==> inputs of run M <==
==> flow/design.v <==
`timescale 1ns / 1ps
module clock #(parameter start_time = 0, parameter end_time = 100)(
    input wire in,
    input wire rst,
    output reg out,
    output wire rise
);
    reg [31:0] counter;
    assign rise = (counter >= (end_time >> 1)) & ~out;
    always @(posedge in) begin
        if (rst) begin
            counter <= start_time;
            out <= 1'b0;
        end else begin
            counter <= (counter >= (end_time >> 1)) ? 1 : counter + 1;
            out <= (counter >= (end_time >> 1)) ? ~out : out;
        end
    end
endmodule
`timescale 1ns / 1ps
module stopwatch(clk, rst, btnS, btnR, sw, an, seg);
input clk;
input rst;
input btnS, btnR;
input [7:0] sw;
output reg [3:0] an;
output reg [7:0] seg;
reg [3:0] seg_value;
wire [3:0] seg3, seg2, seg1, seg0;
reg adj_sec;
reg adj;
reg digits_on;
wire one_hz_clk;
wire two_hz_clk;
wire segment_clk;
wire blink_clk;
wire debounce_clk;
wire one_hz_rise;
wire two_hz_rise;
wire segment_rise;
wire blink_rise;
wire debounce_rise;
reg [31:0] sec_counter;
reg [1:0] seg_index;
clock #(.start_time(0), .end_time(200)) my_one_hz_clk(.in(clk), .rst(rst), .out(one_hz_clk), .rise(one_hz_rise));
clock #(.start_time(0), .end_time(100)) my_two_hz_clk(.in(clk), .rst(rst), .out(two_hz_clk), .rise(two_hz_rise));
clock #(.start_time(0), .end_time(4)) my_segment_clk(.in(clk), .rst(rst), .out(segment_clk), .rise(segment_rise));
clock #(.start_time(0), .end_time(20)) my_blink_clk(.in(clk), .rst(rst), .out(blink_clk), .rise(blink_rise));
clock #(.start_time(0), .end_time(10)) my_debounce_clk(.in(clk), .rst(rst), .out(debounce_clk), .rise(debounce_rise));
wire [1:0] next_index = seg_index + 2'd1;
assign seg0 = (sec_counter % 60)  % 10;
assign seg1 = (sec_counter % 60)  / 10;
assign seg2 = (sec_counter / 60)  % 10;
assign seg3 = (sec_counter / 600) % 10;
always @(*) begin
    case (next_index)
        0: seg_value = (digits_on || ~sw[1]) ? seg0 : 10;
        1: seg_value = (digits_on || ~sw[1]) ? seg1 : 10;
        2: seg_value = (digits_on ||  sw[1]) ? seg2 : 10;
        default: seg_value = (digits_on ||  sw[1]) ? seg3 : 10;
    endcase
end
always @(posedge clk) begin
    if (rst) begin
        adj_sec   <= 1'b0;
        adj       <= 1'b0;
        seg_index <= 2'd0;
        an        <= 4'b1111;
        seg       <= 8'b11111111;
    end else if (segment_rise) begin
        adj_sec   <= sw[1];
        adj       <= sw[0];
        seg_index <= next_index;
        an        <= ~(4'b0001 << next_index);
        case (seg_value)
            0: seg <= ~8'b11111100;
            1: seg <= ~8'b01100000;
            2: seg <= ~8'b11011010;
            3: seg <= ~8'b11110010;
            4: seg <= ~8'b01100110;
            5: seg <= ~8'b10110110;
            6: seg <= ~8'b10111110;
            7: seg <= ~8'b11100000;
            8: seg <= ~8'b11111110;
            9: seg <= ~8'b11110110;
            default: seg <= 8'b11111111;
        endcase
    end
end
reg [1:0] reset_state;
reg [2:0] pause_state;
reg stop_tick;
reg has_ticked_once;
wire [1:0] reset_sample = {btnR, reset_state[1]};
wire [2:0] pause_sample = {pause_state[2] && btnS, btnS, pause_state[1]};
always @(posedge clk) begin
    if (rst) begin
        reset_state     <= 2'b00;
        pause_state     <= 3'b000;
        stop_tick       <= 1'b0;
        has_ticked_once <= 1'b0;
        sec_counter     <= 32'd0;
    end else if (debounce_rise) begin
        if (reset_sample == 2'b11) begin
            reset_state <= 2'b00;
            pause_state <= pause_sample;
            sec_counter <= 0;
        end else if (pause_sample == 3'b011) begin
            reset_state <= reset_sample;
            pause_state <= 3'b100;
            stop_tick   <= ~stop_tick;
        end else begin
            reset_state <= reset_sample;
            pause_state <= pause_sample;
            if (adj ? two_hz_clk : one_hz_clk) begin
                if (~has_ticked_once && ~stop_tick) begin
                    has_ticked_once <= 1'b1;
                    if (adj && ~adj_sec) begin
                        sec_counter <= (sec_counter / 60 >= 99)
                                  ? (sec_counter % 60)
                                  : (sec_counter + 60);
                    end else if (adj) begin
                        sec_counter <= (sec_counter / 60) * 60 + ((sec_counter + 1) % 60);
                    end else begin
                        sec_counter <= sec_counter + 1;
                    end
                end
            end else has_ticked_once <= 1'b0;
        end
    end
end
always @(posedge clk) begin
    if (rst)
        digits_on <= 1'b0;
    else if (blink_rise)
        digits_on <= (~adj || ~digits_on);
end
endmodule
==> flow/run.sh <==
#!/bin/bash
# the make line also repeats each setting of config.mk as NAME=value (left out here)
make -C /OpenROAD-flow-scripts/flow DESIGN_CONFIG=/design/flow/config.mk WORK_HOME=/design/flow/orfs CLKGATE_MAP_FILE= finish
==> flow/config.mk <==
export PLATFORM = sky130hd
export DESIGN_NAME = stopwatch
export DESIGN_NICKNAME = stopwatch
export VERILOG_FILES = /design/flow/design.v
export SDC_FILE = /design/flow/constraint.sdc
export NUM_CORES = 4
export LEC_CHECK = 0
export ABC_AREA = 1
export CAP_MARGIN = 30
export CELL_PAD_IN_SITES_DETAIL_PLACEMENT = 0
export CORE_MARGIN = 2
export CORE_UTILIZATION = 72
export CTS_CLUSTER_DIAMETER = 276
export CTS_CLUSTER_SIZE = 71
export GPL_TIMING_DRIVEN = 1
export PLACE_DENSITY_LB_ADDON = 0.19
export SETUP_SLACK_MARGIN = -1.3
export SLEW_MARGIN = 5
export TNS_END_PERCENT = 85
==> flow/constraint.sdc <==
create_clock -name core_clock -period 15.6 [get_ports {clk}]
set_input_delay 3.1200 -clock core_clock [delete_from_list [all_inputs] [get_ports {clk}]]
set_output_delay 3.1200 -clock core_clock [all_outputs]
set_load 0.01 [all_outputs]
==> inputs of run H, as changes to run M <==
--- a/flow/config.mk
+++ b/flow/config.mk
@@ -11,5 +11,5 @@
 export CORE_MARGIN = 2
-export CORE_UTILIZATION = 72
+export CORE_UTILIZATION = 68
 export CTS_CLUSTER_DIAMETER = 276
-export CTS_CLUSTER_SIZE = 71
+export CTS_CLUSTER_SIZE = 14
 export GPL_TIMING_DRIVEN = 1
==> flow/constraint.sdc (replaced) <==
create_clock -name core_clock -period 18.2 [get_ports {clk}]
set_input_delay 3.6400 -clock core_clock [delete_from_list [all_inputs] [get_ports {clk}]]
set_output_delay 3.6400 -clock core_clock [all_outputs]
set_load 0.01 [all_outputs]
==> inputs of run F, as changes to run M <==
==> flow/config.mk (replaced) <==
export PLATFORM = sky130hd
export DESIGN_NAME = stopwatch
export DESIGN_NICKNAME = stopwatch
export VERILOG_FILES = /design/flow/design.v
export SDC_FILE = /design/flow/constraint.sdc
export NUM_CORES = 4
export LEC_CHECK = 0
export CAP_MARGIN = 20
export CORE_MARGIN = 2
export CORE_UTILIZATION = 40
export SLEW_MARGIN = 20
==> flow/constraint.sdc (replaced) <==
create_clock -name core_clock -period 30.0 [get_ports {clk}]
set_input_delay 6.0000 -clock core_clock [delete_from_list [all_inputs] [get_ports {clk}]]
set_output_delay 6.0000 -clock core_clock [all_outputs]
set_load 0.01 [all_outputs]
==> comparison <==
Run M ended with an error in 4_1_cts with DPL-0033. Run F ran to the end with no violations. Run H completed, yet does not pass: negative setup slack. Between run F and run H, the lower global-route usage is in run F (gap 9.5 points). Of run F and run H, run F has the higher clock-buffer cell count (gap 8). Via count: run H is smaller than run F (about 12%). Critical path depth: run H is higher than run F (74). Die size, highest first: run F, run H, run M. Final area: run F is higher than run H (4.8%).

* * *

==> run Z: inputs <==
RTL: the design.v shown in full above, as it stands there.
==> flow/config.mk <==
export PLATFORM = sky130hd
export DESIGN_NAME = stopwatch
export DESIGN_NICKNAME = stopwatch
export VERILOG_FILES = /design/flow/design.v
export SDC_FILE = /design/flow/constraint.sdc
export NUM_CORES = 4
export LEC_CHECK = 0
export ABC_AREA = 1
export CAP_MARGIN = 20
export CORE_ASPECT_RATIO = 0.5
export CORE_MARGIN = 2
export CORE_UTILIZATION = 72
export CTS_CLUSTER_DIAMETER = 345
export CTS_CLUSTER_SIZE = 96
export PLACE_DENSITY_LB_ADDON = 0.03
export SETUP_SLACK_MARGIN = 3.38
export SLEW_MARGIN = 20
export TNS_END_PERCENT = 5
==> flow/constraint.sdc <==
create_clock -name core_clock -period 11.7 [get_ports {clk}]
set_input_delay 2.3400 -clock core_clock [delete_from_list [all_inputs] [get_ports {clk}]]
set_output_delay 2.3400 -clock core_clock [all_outputs]
set_load 0.01 [all_outputs]
run.sh (not shown) runs the stock make flow with config.mk's settings and CLKGATE_MAP_FILE=.
==> run X (differences from run Z) <==
==> flow/config.mk (replaced) <==
export PLATFORM = sky130hd
export DESIGN_NAME = stopwatch
export DESIGN_NICKNAME = stopwatch
export VERILOG_FILES = /design/flow/design.v
export SDC_FILE = /design/flow/constraint.sdc
export NUM_CORES = 4
export LEC_CHECK = 0
export CAP_MARGIN = 20
export CORE_MARGIN = 2
export CORE_UTILIZATION = 40
export SLEW_MARGIN = 20
==> flow/constraint.sdc (replaced) <==
create_clock -name core_clock -period 27.9 [get_ports {clk}]
set_input_delay 5.5800 -clock core_clock [delete_from_list [all_inputs] [get_ports {clk}]]
set_output_delay 5.5800 -clock core_clock [all_outputs]
set_load 0.01 [all_outputs]
==> run R (differences from run Z) <==
==> flow/config.mk (replaced) <==
export PLATFORM = sky130hd
export DESIGN_NAME = stopwatch
export DESIGN_NICKNAME = stopwatch
export VERILOG_FILES = /design/flow/design.v
export SDC_FILE = /design/flow/constraint.sdc
export NUM_CORES = 4
export LEC_CHECK = 0
export CAP_MARGIN = 10
export CELL_PAD_IN_SITES_DETAIL_PLACEMENT = 2
export CORE_MARGIN = 2
export CORE_UTILIZATION = 40
export CTS_CLUSTER_SIZE = 59
export GPL_ROUTABILITY_DRIVEN = 0
export MIN_ROUTING_LAYER = met1
export SLEW_MARGIN = 20
==> flow/constraint.sdc (replaced) <==
create_clock -name core_clock -period 30.0 [get_ports {clk}]
set_input_delay 6.0000 -clock core_clock [delete_from_list [all_inputs] [get_ports {clk}]]
set_output_delay 6.0000 -clock core_clock [all_outputs]
set_load 0.01 [all_outputs]
==> comparison <==
Run X went through all stages and came out clean. Run Z did not get past clock tree synthesis. Run R did not get past global routing on GRT-0232.
In run X the synthesized area is higher than in run Z, by about 13%.
Synthesized cell count is the same in run R and run X.
In die area, run X and run R do not differ.

* * *

==> v32 <==
RTL: the design.v shown in full above, as it stands there.
Settings: LEC_CHECK=0, ABC_AREA=0, CAP_MARGIN=30, CELL_PAD_IN_SITES_DETAIL_PLACEMENT=0, CORE_ASPECT_RATIO=0.5, CORE_MARGIN=2, CORE_UTILIZATION=72, CTS_CLUSTER_DIAMETER=70, CTS_CLUSTER_SIZE=14, GPL_TIMING_DRIVEN=1, PLACE_DENSITY=0.76, SETUP_SLACK_MARGIN=-0.14, SLEW_MARGIN=5, TNS_END_PERCENT=5; clock period 31.5 ns.
==> v9 (differences from v32) <==
==> flow/config.mk (replaced) <==
export PLATFORM = sky130hd
export DESIGN_NAME = stopwatch
export DESIGN_NICKNAME = stopwatch
export VERILOG_FILES = /design/flow/design.v
export SDC_FILE = /design/flow/constraint.sdc
export NUM_CORES = 4
export LEC_CHECK = 0
export CAP_MARGIN = 20
export CORE_MARGIN = 2
export CORE_UTILIZATION = 70
export CTS_CLUSTER_SIZE = 47
export SETUP_SLACK_MARGIN = 4.31
export SLEW_MARGIN = 20
==> flow/constraint.sdc (replaced) <==
create_clock -name core_clock -period 16.2 [get_ports {clk}]
set_input_delay 3.2400 -clock core_clock [delete_from_list [all_inputs] [get_ports {clk}]]
set_output_delay 3.2400 -clock core_clock [all_outputs]
set_load 0.01 [all_outputs]
==> CHANGELOG.md <==
### Implementation results

* Status: no timing/DRC/antenna violations
* Cell count after placement at 4784
* Non-clk invs at 180
* Hold worst-path end: an[1]
* Post-DP HPWL at 68.0 mm
* Clk buf depth at 3
* Die ar. at around 44000 µm²
* Layout sequential cell count at 218
* Remaining antenna violation count at 0
* Post-route insts no fill at 4816
* Finished layout cell area at 32000 µm²
* Fin crit share at 85.8%
* Flop share of the area at 13.6%
* H-tree Lvls at 1
* Tap cells at 550
* Synth-to-Final Area Change at 5.58%
* GRT met1 Usage at 52.4%
* Reg2reg path depth at 90
the above is filed under v32

==> CHANGELOG.md <==
### Changed

* Status: did not finish
* Last stage: clock tree synthesis
* Error message: [ERROR DPL-0038] Utilization greater than 100%, impossible to legalize
* Final GP Congestion at ~1.1
* Largest area contributor in the netlist: dfxtp_1
* Dominant synthesized flop cell: dfxtp_1
* Yosys Chip Area at 30300 µm²
* Post-DP HPWL at 116 mm
* Cell count after placement at between 5000 and 6000
* Die ar. at 45000 µm²
* Largest logic family: AND-OR/OR-AND gates
* Yosys xor share at 8.09%
* Cell Area, Placed at 41600 µm²
* Die width at 212 µm
* Port Buf Inserts at 16
* Synth Cell Area at ~30000 µm²
* Top cells, area: dfxtp_1 (14%), xnor2_1 (6.0%), nor2_1 (5.0%)
* Async S/R FF share, synth at 0%
* Synth cell count leaders: nor2_1 (402), nand2_1 (352), a21oi_1 (301), o21ai_0 (276), dfxtp_1 (218)
the above is filed under v9


* * *

==> inputs of run D <==
Starts from the design.v that is shown in full above.
clock: 30.0 ns
lec_check: 0
cap_margin: 20
core_aspect_ratio: 0.5
core_margin: 8
core_utilization: 61
place_density: 0.78
slew_margin: 20
==> inputs of run B, as changes to run D <==
--- a/flow/config.mk
+++ b/flow/config.mk
@@ -6,8 +6,6 @@
 export NUM_CORES = 4
 export LEC_CHECK = 0
 export CAP_MARGIN = 20
-export CORE_ASPECT_RATIO = 0.5
-export CORE_MARGIN = 8
-export CORE_UTILIZATION = 61
-export PLACE_DENSITY = 0.78
+export CORE_MARGIN = 2
+export CORE_UTILIZATION = 31
 export SLEW_MARGIN = 20
==> flow/constraint.sdc (replaced) <==
create_clock -name core_clock -period 27.9 [get_ports {clk}]
set_input_delay 5.5800 -clock core_clock [delete_from_list [all_inputs] [get_ports {clk}]]
set_output_delay 5.5800 -clock core_clock [all_outputs]
set_load 0.01 [all_outputs]
==> results <==
metric	run B	run D
Final layout net count	4,440	4,424
Total instance count after detailed placement	5,523	4,885
Highest-delay cell along the critical path	sky130_fd_sc_hd__mux2i_1	sky130_fd_sc_hd__a2111oi_2
Setup Skew	0.0119 ns	0.0197 ns
Required time worst endpoint	28.30 ns	30.38 ns
Worst slew pin tran	1.08 ns	1.20 ns
Clock latency at the later pin of the worst-skew pair	0.55 ns	0.53 ns
Met2 routed WL	41.6 mm	39.0 mm
Result of the run	finished clean	finished clean
Post-route met1 wirelength	43.2 mm	40.0 mm
Sum of buffers and inverters on the critical path	6	7
Pre-Repair DR Iteration Count	6	9

* * *

==> inputs of onyx <==
// stopwatch: RTL as listed in full above, without the edits since
Settings: LEC_CHECK=0, CAP_MARGIN=20, CORE_ASPECT_RATIO=1.81, CORE_MARGIN=2, CORE_UTILIZATION=66, MAX_ROUTING_LAYER=met4, SLEW_MARGIN=20; clock period 19.0 ns.
==> willow (differences from onyx) <==
Settings changed: CAP_MARGIN 20 to 0, CORE_ASPECT_RATIO 1.81 to 0.5, CORE_UTILIZATION 66 to 70, CTS_CLUSTER_DIAMETER set to 357, CTS_CLUSTER_SIZE set to 47, MAX_ROUTING_LAYER met4 to unset, SETUP_SLACK_MARGIN set to 4.25, TNS_END_PERCENT set to 75.
==> flow/constraint.sdc (replaced) <==
create_clock -name core_clock -period 16.2 [get_ports {clk}]
set_input_delay 3.2400 -clock core_clock [delete_from_list [all_inputs] [get_ports {clk}]]
set_output_delay 3.2400 -clock core_clock [all_outputs]
set_load 0.01 [all_outputs]
==> fjord (differences from onyx) <==
Settings changed: ABC_AREA set to 1, CORE_ASPECT_RATIO 1.81 to unset, CORE_UTILIZATION 66 to 72, CTS_CLUSTER_DIAMETER set to 148, CTS_CLUSTER_SIZE set to 99, MAX_ROUTING_LAYER met4 to unset, SETUP_SLACK_MARGIN set to -1.28.
==> flow/constraint.sdc (replaced) <==
create_clock -name core_clock -period 15.5 [get_ports {clk}]
set_input_delay 3.1000 -clock core_clock [delete_from_list [all_inputs] [get_ports {clk}]]
set_output_delay 3.1000 -clock core_clock [all_outputs]
set_load 0.01 [all_outputs]
==> sierra (differences from onyx) <==
Settings changed: ABC_AREA set to 0, CORE_ASPECT_RATIO 1.81 to 0.5, CORE_UTILIZATION 66 to 72, CTS_CLUSTER_DIAMETER set to 345, CTS_CLUSTER_SIZE set to 96, MAX_ROUTING_LAYER met4 to unset, PLACE_DENSITY set to 0.36, SETUP_SLACK_MARGIN set to 3.38, TNS_END_PERCENT set to 5.
==> flow/constraint.sdc (replaced) <==
create_clock -name core_clock -period 11.7 [get_ports {clk}]
set_input_delay 2.3400 -clock core_clock [delete_from_list [all_inputs] [get_ports {clk}]]
set_output_delay 2.3400 -clock core_clock [all_outputs]
set_load 0.01 [all_outputs]
==> summary of the runs <==
onyx aborted during global routing (5_1_grt) (GRT-0116). willow did not get past detailed placement (3_5_place_dp), error DPL-0033. sierra never finished: it broke off in detailed placement (3_5_place_dp) on DPL-0038. fjord aborted during clock tree synthesis (4_1_cts).
Against fjord, the die size of willow is larger by about 16%.
In fjord the synthesized cell count is smaller than in onyx, by 1.4%.
Of willow and fjord, willow has the higher synthesized area (gap about 13%, measured against fjord).
